## hbridgecontroller
module hbridgecontroller(
input PCLK, 				 
input PRESERN, 				 
input PSEL, 				 
input PENABLE, 				 
output wire PREADY, 		 
output wire PSLVERR,		 
input PWRITE,				 
input [31:0] PADDR,			 
input wire [31:0] PWDATA,	 
output reg [31:0] PRDATA,	 
output reg motor1_pwm,
output reg motor2_pwm,
output reg [1:0] motor1_ctrl,
output reg [1:0] motor2_ctrl
);
Settings: LEC_CHECK=0, ABC_AREA=1, CAP_MARGIN=0, CORE_MARGIN=2, CORE_UTILIZATION=70, CTS_CLUSTER_DIAMETER=353, CTS_CLUSTER_SIZE=15, HOLD_SLACK_MARGIN=0.29, PLACE_DENSITY_LB_ADDON=0.04, SETUP_SLACK_MARGIN=1.45, SLEW_MARGIN=20; clock period 12.0 ns.
run.sh (not shown) runs the stock make flow with config.mk's settings and CLKGATE_MAP_FILE=.
The first run did not get past clock tree synthesis with DPL-0033.
Then changed:
Settings changed: ABC_AREA 1 to default, CAP_MARGIN 0 to 20, CORE_UTILIZATION 70 to 58, CTS_CLUSTER_DIAMETER 353 to default, CTS_CLUSTER_SIZE 15 to default, HOLD_SLACK_MARGIN 0.29 to default, PLACE_DENSITY_LB_ADDON 0.04 to default, SETUP_SLACK_MARGIN 1.45 to 2.36.
Clock period 12.0 ns to 13.6 ns, I/O delays scaled along.
What happened:
- This time the run produced a layout that fails on negative setup slack
- die area increases by 19%
- synthesized area drops by 0.59%
- synthesized cell count drops by 8.1%
Then changed:
Settings changed: ABC_AREA from default to 1, CORE_UTILIZATION 58 to 68, CTS_CLUSTER_DIAMETER from default to 302, CTS_CLUSTER_SIZE from default to 98, SETUP_SLACK_MARGIN 2.36 to default.
=> The changed run did not get past global routing; synthesized cell count increases by about 9%; die size shrinks by 14%; synthesized area climbs by 0.59%.
Then changed:
Settings changed: ABC_AREA 1 to default, CORE_UTILIZATION 68 to 57, CTS_CLUSTER_DIAMETER 302 to default, CTS_CLUSTER_SIZE 98 to default.
Clock period 13.6 ns to 14.8 ns, I/O delays scaled along.
=> With this change the flow ran to the end with violations: negative setup slack. Synthesized cell count is lower by about 8%. Synthesized area shrinks by 0.59%. Die size rose by 18%.
Then changed:
Settings changed: CORE_UTILIZATION 57 to 68, CTS_CLUSTER_DIAMETER from default to 398, CTS_CLUSTER_SIZE from default to 93.
Clock period 14.8 ns to 30.0 ns, I/O delays scaled along.
Outcome:
- The new run finished clean
- routed wire length decreases by 21%
- combinational power is lower by 51%
- register-to-register slack is better by 11 ns
- die size goes down by 16%
- sequential share of layout area came out higher by 3.5 points
- global-route usage went up by 1.1 points


Starting RTL as in the previous note.
Settings: LEC_CHECK=0, ABC_AREA=0, CAP_MARGIN=20, CORE_MARGIN=2, CORE_UTILIZATION=71, PLACE_DENSITY_LB_ADDON=0.0, SETUP_SLACK_MARGIN=-1.0, SLEW_MARGIN=20; clock period 15.4 ns.
The baseline stopped in clock tree synthesis (4_1_cts) with DPL-0033.
Next try:
- ABC_AREA: 0 -> unset
- CORE_UTILIZATION: 71 -> 68
- PLACE_DENSITY_LB_ADDON: 0.0 -> unset
- SETUP_SLACK_MARGIN: -1.0 -> unset
- clock period: 15.4 -> 24.5 ns (I/O delays scaled with it)
This time the run produced a clean layout; area after synthesis does not change; synthesized cell count stays the same; die size came out higher by a few percent.


Setup of exp/garnet:
hbridgecontroller again, from the RTL that the note above started with.
Settings: LEC_CHECK=0, ABC_AREA=1, CAP_MARGIN=20, CORE_MARGIN=2, CORE_UTILIZATION=68, CTS_CLUSTER_DIAMETER=400, CTS_CLUSTER_SIZE=99, SLEW_MARGIN=20; clock period 16.8 ns.
Having completed the whole flow, exp/garnet delivered a layout that passed the timing, DRC and antenna checks.
Inputs modified between exp/garnet and exp/lagoon:
Settings: clearing ABC_AREA, which used to be 1; clearing CTS_CLUSTER_DIAMETER, which used to be 400; swapping 68 for 57 in CORE_UTILIZATION; clearing CTS_CLUSTER_SIZE, which used to be 99; swapping 16.8 for 13.6 in the clock period (ns, I/O delays scaled along).
Notes after the runs:
The global-route wire length before repair in exp/lagoon sits 30000 µm above the value recorded for exp/garnet. The lower routed length on met1 came out of exp/garnet. Status for exp/garnet and exp/lagoon: clean finish in exp/garnet only. [compare] base=exp/garnet new=exp/lagoon: layout net count went up, worst path buffer plus inverter count went down, part of the power in the clock network went down. Across both runs, chip area from the yosys synthesis statistics was lower for exp/lagoon than for exp/garnet. Per the comparison of exp/lagoon with exp/garnet, tally of unique sky130hd cells used after synthesis now sits higher, synthesized area divided by synthesized cell count now sits higher, power now sits higher.
### exp/lagoon -> exp/delta
Settings: an added CTS_CLUSTER_SIZE of 69; a change of CORE_UTILIZATION from 57 to 17; a change of the clock period (ns, I/O delays scaled along) from 13.6 to 30.0.
Results
exp/delta: all stages complete, timing, DRC and antenna checks passed
Count of multi-input gates of exp/delta is on par with exp/lagoon.
[compare] base=exp/lagoon new=exp/delta: via count of the first global-routing pass has decreased, highest fanout seen on the critical path rose by 16, count of placed standard cells including taps picked up an extra 434, switching part of the total moved down, count of placed standard cells in the final layout, fillers left out went up.
Compared with exp/lagoon, final area in exp/delta decreased by more than 10%.
The following lists how exp/sierra was set up differently from exp/delta:
Settings: CTS_CLUSTER_SIZE changed from 69 to 100; PLACE_DENSITY_LB_ADDON newly set to 0.23; ABC_AREA newly set to 1; CTS_CLUSTER_DIAMETER newly set to 386; CORE_UTILIZATION changed from 17 to 55.
==> results <==
- exp/sierra vs. exp/delta: fraction of area in multi-input gates saw a decrease, logic area down about 7.5%.
- Of exp/sierra and exp/delta, the run reporting the higher growth of design area from synthesis to finish was exp/delta.
- simple AND/OR/NAND/NOR gates as the main logic family after synthesis was reported by exp/sierra, and AND-OR/OR-AND gates by exp/delta.
- [compare] base=exp/delta new=exp/sierra: global-route wire length before repair shows a reduction of 19%; proportion of power drawn by combinational gates increased 1.0 points; die area down 72000 µm²; simple logic cell fraction of the synthesized area now larger.
- Going from exp/delta to exp/sierra, critical path depth rose by 120%; share of the cycle needed by the critical path after routing now smaller.


job 101:
Starting RTL as in the previous note.
make LEC_CHECK=0 CAP_MARGIN=20 CELL_PAD_IN_SITES_DETAIL_PLACEMENT=1 CELL_PAD_IN_SITES_GLOBAL_PLACEMENT=2 CORE_MARGIN=2 CORE_UTILIZATION=59 CTS_CLUSTER_DIAMETER=126 GPL_ROUTABILITY_DRIVEN=0 PLACE_DENSITY_LB_ADDON=0.19 SLEW_MARGIN=20 TNS_END_PERCENT=50 finish   # period 27.9 ns
Job 101: it failed with a tool error in global placement without I/O, so there are no final results.
### job 101 -> job 102
Settings: CORE_UTILIZATION: 59 -> 64; TNS_END_PERCENT: 50 -> unset; GPL_ROUTABILITY_DRIVEN: 0 -> unset; CELL_PAD_IN_SITES_GLOBAL_PLACEMENT: 2 -> unset; PLACE_DENSITY_LB_ADDON: 0.19 -> unset; CELL_PAD_IN_SITES_DETAIL_PLACEMENT: 1 -> unset; CTS_CLUSTER_DIAMETER: 126 -> unset; the clock period (ns, I/O delays scaled along): 27.9 -> 18.5.
## What came out
From job 101 to job 102 the numbers moved as follows: multiplexer area fraction after synthesis neither gained nor lost much, number of cells in the yosys synthesis report neither gained nor lost much, die outline width lost about 4%.
Summary of job 102 over job 101: synthesized cell count held, fraction of synthesis flops using an asynchronous set or reset pin level, standard-cell row count now sits lower.
Comparing job 102 against job 101, there is no change at all in synthesized area divided by synthesized cell count.
The die size of job 102 was superior to that of job 101.
Job 102 reached the end of the flow, and the finished layout is clean on the timing, DRC and antenna checks.
Setup changes, job 102 to job 103
Settings: CORE_UTILIZATION: 64 -> 30; CTS_CLUSTER_SIZE: unset -> 94; CTS_CLUSTER_DIAMETER: unset -> 400; the clock period (ns, I/O delays scaled along): 18.5 -> 30.0.
==> results <==
- Aggregate global-route resource usage down 19 points in job 103 wrt job 102
- As far as wire length is concerned, job 103 and job 102 perform about the same.
- Comparing area of the die for job 103 and job 102, the smaller number came from job 102.
- The final area in job 103 was lower than what job 102 gave.
- Switching share of power, job 103 and job 102: lower on job 103
- Largest fanout of any net on the critical path | job 103 above job 102
- Relative to job 102, setup slack has gone up in job 103.
For job 104, these inputs were changed with respect to job 103:
Settings: putting CELL_PAD_IN_SITES_DETAIL_PLACEMENT at 2 where nothing was set; clearing CTS_CLUSTER_SIZE, which used to be 94; swapping 30 for 40 in CORE_UTILIZATION; putting HOLD_SLACK_MARGIN at 0.23 where nothing was set; clearing CTS_CLUSTER_DIAMETER, which used to be 400.
==> results <==
Changes observed in job 104 relative to job 103: die size went down by 0.015 mm², global routing usage on met2 went up by 44 points.
Job 104 vs job 103 on clock network fraction of total power: job 104 is the lower one.
Summary of the comparison: number of violations reported at the end of detailed-routing iteration 0 is higher in job 104, relative to job 103.
For the count of clock-buffer cells in the layout, job 104 came in 2 higher than job 103 did.
From job 104 to job 103, post-synthesis compound-gate area fraction did not move at all.
The wire length of job 104 was inferior to that of job 103.
The count of buffering cells on the critical path with inverters included of job 104 is higher than that of job 103.
Across both runs, slew at the pin closest to its max-slew limit was higher for job 104 than for job 103.
[job 104] total power rose about 15% relative to job 103


## run A
Starting RTL as in the previous note.
Design hbridgecontroller, start of the top module:
module hbridgecontroller(
input PCLK, 				 
input PRESERN, 				 
input PSEL, 				 
input PENABLE, 				 
output wire PREADY, 		 
output wire PSLVERR,		 
input PWRITE,				 
input [31:0] PADDR,			 
input wire [31:0] PWDATA,	 
output reg [31:0] PRDATA,	 
output reg motor1_pwm,
output reg motor2_pwm,
output reg [1:0] motor1_ctrl,
output reg [1:0] motor2_ctrl
); 
assign PSLVERR = 0;
assign PREADY = 1;
wire write_enable = (PENABLE && PWRITE && PSEL);
wire read_enable = (!PWRITE && PSEL); 
wire M1CTRL_WRITE = write_enable && (PADDR[15:0] == 16'h0000);
wire M1CTRL_READ = read_enable && (PADDR[15:0] == 16'h0000);
wire M2CTRL_WRITE = write_enable && (PADDR[15:0] == 16'h0004);
wire M2CTRL_READ = read_enable && (PADDR[15:0] == 16'h0004);
wire M1SPEED_WRITE = write_enable && (PADDR[15:0] == 16'h0008);
wire M1SPEED_READ = read_enable && (PADDR[15:0] == 16'h0008);
wire M2SPEED_WRITE = write_enable && (PADDR[15:0] == 16'h000c);
wire M2SPEED_READ = read_enable && (PADDR[15:0] == 16'h000c);
reg [31:0] counter;
parameter PWM_PERIOD = 200000;   
reg [31:0] M1_duty, M2_duty;
reg [31:0] M1_duty_v, M2_duty_v;
always @(posedge PCLK)
begin
    if (!PRESERN) counter = 0;
    else if (counter >= PWM_PERIOD) counter = 0;
    else counter = counter + 1;
    if (counter < M1_duty && M1_duty > (PWM_PERIOD >> 4)) motor1_pwm <= 1;
    else motor1_pwm <= 0;
  ...
clock: 30.0 ns
lec_check: 0
cap_margin: 20
cell_pad_in_sites_detail_placement: 1
cell_pad_in_sites_global_placement: 3
core_margin: 2
core_utilization: 40
hold_slack_margin: 0.23
place_density_lb_addon: 0.19
slew_margin: 20
tns_end_percent: 50
Input changes introduced in run B (baseline for comparison: run A):
Settings: removing CELL_PAD_IN_SITES_DETAIL_PLACEMENT (formerly 1); setting CTS_CLUSTER_SIZE to 100 for the first time; setting CTS_CLUSTER_DIAMETER to 155 for the first time; setting SETUP_SLACK_MARGIN to 5.0 for the first time; removing CELL_PAD_IN_SITES_GLOBAL_PLACEMENT (formerly 3); removing PLACE_DENSITY_LB_ADDON (formerly 0.19); removing HOLD_SLACK_MARGIN (formerly 0.23); removing TNS_END_PERCENT (formerly 50).
--- outcome ---
Compared with run A, in run B multi-input gate area in the final layout ~0 delta, count of cell instances traversed by the critical path +1.
Run A ended up with sky130_fd_sc_hd__o21ai_1 as its highest-delay cell along the critical path; run B ended up with sky130_fd_sc_hd__clkdlybuf4s50_1.
Non-clock buffer count, run B and run A: higher on run B
In the tables for run B and run A, number of global-route vias before repair reads lower with run B.
Run B vs. run A: maximum number of pins on one net before global-route repair went up 15%; maximum VDD drop fell about 22%; cell area comparable.
Of run B and run A, the run reporting the higher setup slack after layout was run B.
| shortest clock period the worst path allows after layout | run B vs run A | better |
Between run B and run A, ratio of final minimum period to clock period is lower for run B, run A comes in above that.
Changes in run C relative to run B:
Settings: SLEW_MARGIN now 30, was 20; GPL_ROUTABILITY_DRIVEN now 0, previously not set; SETUP_SLACK_MARGIN no longer set, was 5.0; MIN_ROUTING_LAYER now met2, previously not set; CTS_CLUSTER_DIAMETER no longer set, was 155; CORE_ASPECT_RATIO now 1.59, previously not set; HOLD_SLACK_MARGIN now -0.01, previously not set; CTS_CLUSTER_SIZE no longer set, was 100.
## What came out
Run B → run C: clock latency at the later pin of the worst-skew pair stayed essentially flat, number of standard-cell rows in the floorplan rose by 20, worst setup slack fell by 1.0 ns.
Input changes introduced in run D (baseline for comparison: run C):
Settings: removing HOLD_SLACK_MARGIN (formerly -0.01); removing GPL_ROUTABILITY_DRIVEN (formerly 0); removing MIN_ROUTING_LAYER (formerly met2).
Notes after the runs:
On maximum achievable frequency, the lower figure sits with run C, not run D. The layout-stage area growth over the synthesis result on run C is in line with that on run D. There was hardly any difference in number of nets in the final layout between run C and run D. Measured against each other, run C and run D differ in data arrival time of the critical path, the higher figure coming from run C. Comparing run C and run D, the lower power share of the combinational group was measured on run D. The worst hold margin of run D and that of run C are within noise of each other. Worst setup slack after placement (run D over run C): decrease, 0.020 ns. The cell count was comparable across run C and run D. Run D: number of antenna cells inserted is 3 lower than what run C reported.
> inputs changed (run D -> run E)
Settings: HOLD_SLACK_MARGIN now 0.29, previously not set; PLACE_DENSITY now 0.48, previously not set; CORE_ASPECT_RATIO no longer set, was 1.59; CTS_CLUSTER_SIZE now 69, previously not set; SLEW_MARGIN now 35, was 30; ABC_AREA now 1, previously not set; CORE_UTILIZATION now 52, was 40.
### Flow results
- Going from run D to run E, final-stage net count grows by 222.
- In run E, the measured slew at the worst slew-check pin came out 0.089 ns below the value in run D.
- Relative to run D, share of synthesized cell area in and, or, nand and nor gates increased by 17 points in run E.
- From run D to run E the numbers moved as follows: aggregate global-route resource usage now larger; depth of the critical timing path with buffers and inverters included now larger; data required time of the critical path was more or less identical; internal cell power fell by 4.8%; layout buffer count excluding clock buffers lost 10.
Inputs modified between run E and run F:
Settings: ABC_AREA no longer set, was 1; PLACE_DENSITY_LB_ADDON now 0.23, previously not set; CTS_CLUSTER_SIZE now 47, was 69; HOLD_SLACK_MARGIN no longer set, was 0.29; CORE_UTILIZATION now 35, was 52; CTS_CLUSTER_DIAMETER now 386, previously not set; SLEW_MARGIN now 20, was 35; PLACE_DENSITY no longer set, was 0.48.
### Flow results
Going from run E to run F, the share of the clock period used by the worst path after layout was found to have gone up by 12 points. Power of the clock network in run F is about 13% above run E. Wire length went up by more than a quarter going from run E to run F. Looking at critical path startpoint, the PADDR[3] result is from run F; the PADDR[15] one comes from run E.


The RTL this note starts from:
==> flow/design.v <==
module hbridgecontroller(
input PCLK, 				 
input PRESERN, 				 
input PSEL, 				 
input PENABLE, 				 
output wire PREADY, 		 
output wire PSLVERR,		 
input PWRITE,				 
input [31:0] PADDR,			 
input wire [31:0] PWDATA,	 
output reg [31:0] PRDATA,	 
output reg motor1_pwm,
output reg motor2_pwm,
output reg [1:0] motor1_ctrl,
output reg [1:0] motor2_ctrl
); 
assign PSLVERR = 0;
assign PREADY = 1;
wire write_enable = (PENABLE && PWRITE && PSEL);
wire read_enable = (!PWRITE && PSEL); 
wire M1CTRL_WRITE = write_enable && (PADDR[15:0] == 16'h0000);
wire M1CTRL_READ = read_enable && (PADDR[15:0] == 16'h0000);
wire M2CTRL_WRITE = write_enable && (PADDR[15:0] == 16'h0004);
wire M2CTRL_READ = read_enable && (PADDR[15:0] == 16'h0004);
wire M1SPEED_WRITE = write_enable && (PADDR[15:0] == 16'h0008);
wire M1SPEED_READ = read_enable && (PADDR[15:0] == 16'h0008);
wire M2SPEED_WRITE = write_enable && (PADDR[15:0] == 16'h000c);
wire M2SPEED_READ = read_enable && (PADDR[15:0] == 16'h000c);
reg [31:0] counter;
parameter PWM_PERIOD = 200000;   
reg [31:0] M1_duty, M2_duty;
reg [31:0] M1_duty_v, M2_duty_v;
always @(posedge PCLK)
begin
    if (!PRESERN) counter = 0;
    else if (counter >= PWM_PERIOD) counter = 0;
    else counter = counter + 1;
    if (counter < M1_duty && M1_duty > (PWM_PERIOD >> 4)) motor1_pwm <= 1;
    else motor1_pwm <= 0;
    if (counter < M2_duty && M2_duty > (PWM_PERIOD >> 4)) motor2_pwm <= 1;
    else motor2_pwm <= 0;
end
always @(posedge PCLK)
begin
    M1_duty_v = M1_duty;
    M2_duty_v = M2_duty;
	if(!PRESERN)
	begin
        M1_duty_v = 0;
        M2_duty_v = 0;
        motor1_ctrl = 2'b10;
        motor2_ctrl = 2'b10;
    end
    if (M1CTRL_WRITE)
    begin
        if (PWDATA != 0) motor1_ctrl = 2'b01;
        else motor1_ctrl = 2'b10;
    end
    else if (M1CTRL_READ)
    begin
        if (motor1_ctrl == 2'b10) PRDATA = 1;
        else PRDATA = 0;
    end
    if (M2CTRL_WRITE)
    begin
        if (PWDATA != 0) motor2_ctrl = 2'b01;
        else motor2_ctrl = 2'b10;
    end
    else if (M2CTRL_READ)
    begin
        if (motor2_ctrl == 2'b10) PRDATA = 1;
        else PRDATA = 0;
    end
    else if (M1SPEED_WRITE) 
    begin
        M1_duty_v = (PWM_PERIOD * PWDATA[15:0]) >> 8;
        if (M1_duty_v > PWM_PERIOD) M1_duty_v = PWM_PERIOD;
    end
    else if (M1SPEED_READ) PRDATA = ( M1_duty_v / PWM_PERIOD );
    else if (M2SPEED_WRITE) 
    begin
        M2_duty_v = (PWM_PERIOD * PWDATA[15:0]) >> 8;
        if (M2_duty_v > PWM_PERIOD) M2_duty_v = PWM_PERIOD;
    end
    else if (M2SPEED_READ) PRDATA = ( M2_duty_v / PWM_PERIOD );
    M1_duty <= M1_duty_v;
    M2_duty <= M2_duty_v;
end
endmodule
make LEC_CHECK=0 ABC_AREA=0 CAP_MARGIN=20 CORE_MARGIN=2 CORE_UTILIZATION=71 CTS_CLUSTER_SIZE=34 PLACE_DENSITY_LB_ADDON=0.0 SETUP_SLACK_MARGIN=4.62 SLEW_MARGIN=20 finish   # period 15.4 ns
The starting point died in clock tree synthesis (4_1_cts) (DPL-0038).
Rerun with:
ABC_AREA = default   (was 0)
CORE_UTILIZATION = 40   (was 71)
CTS_CLUSTER_SIZE = default   (was 34)
PLACE_DENSITY_LB_ADDON = default   (was 0.0)
SETUP_SLACK_MARGIN = default   (was 4.62)
clock period = 30.0 ns   (was 15.4 ns; I/O delays follow)
=> The changed run completed without violations. Synthesized cell count does not change. Synthesized area is unchanged. Die size went up by 75%.
Rerun with:
ABC_AREA = 1   (was default)
CORE_UTILIZATION = 25   (was 40)
CTS_CLUSTER_DIAMETER = 386   (was default)
CTS_CLUSTER_SIZE = 47   (was default)
PLACE_DENSITY = 0.9   (was default)
The new run went through all stages and came out clean; non-clock buffer count came out lower by 9; count of clock-buffer cells in the layout came out lower by 2; routed wire length came out lower by 20%.
Rerun with:
CORE_UTILIZATION = 49   (was 25)
CTS_CLUSTER_SIZE = 98   (was 47)
PLACE_DENSITY = 0.38   (was 0.9)
Result: Hold slack is about the same; first-iteration DRC count went down by 55%; worst setup slack gets better by 0.49 ns; non-clock buffer count is unchanged; fmax went up by 2.4%; sequential power hardly moves; clock power barely changes.
Power figures rest on the tool's default switching activity, not on a simulated workload.
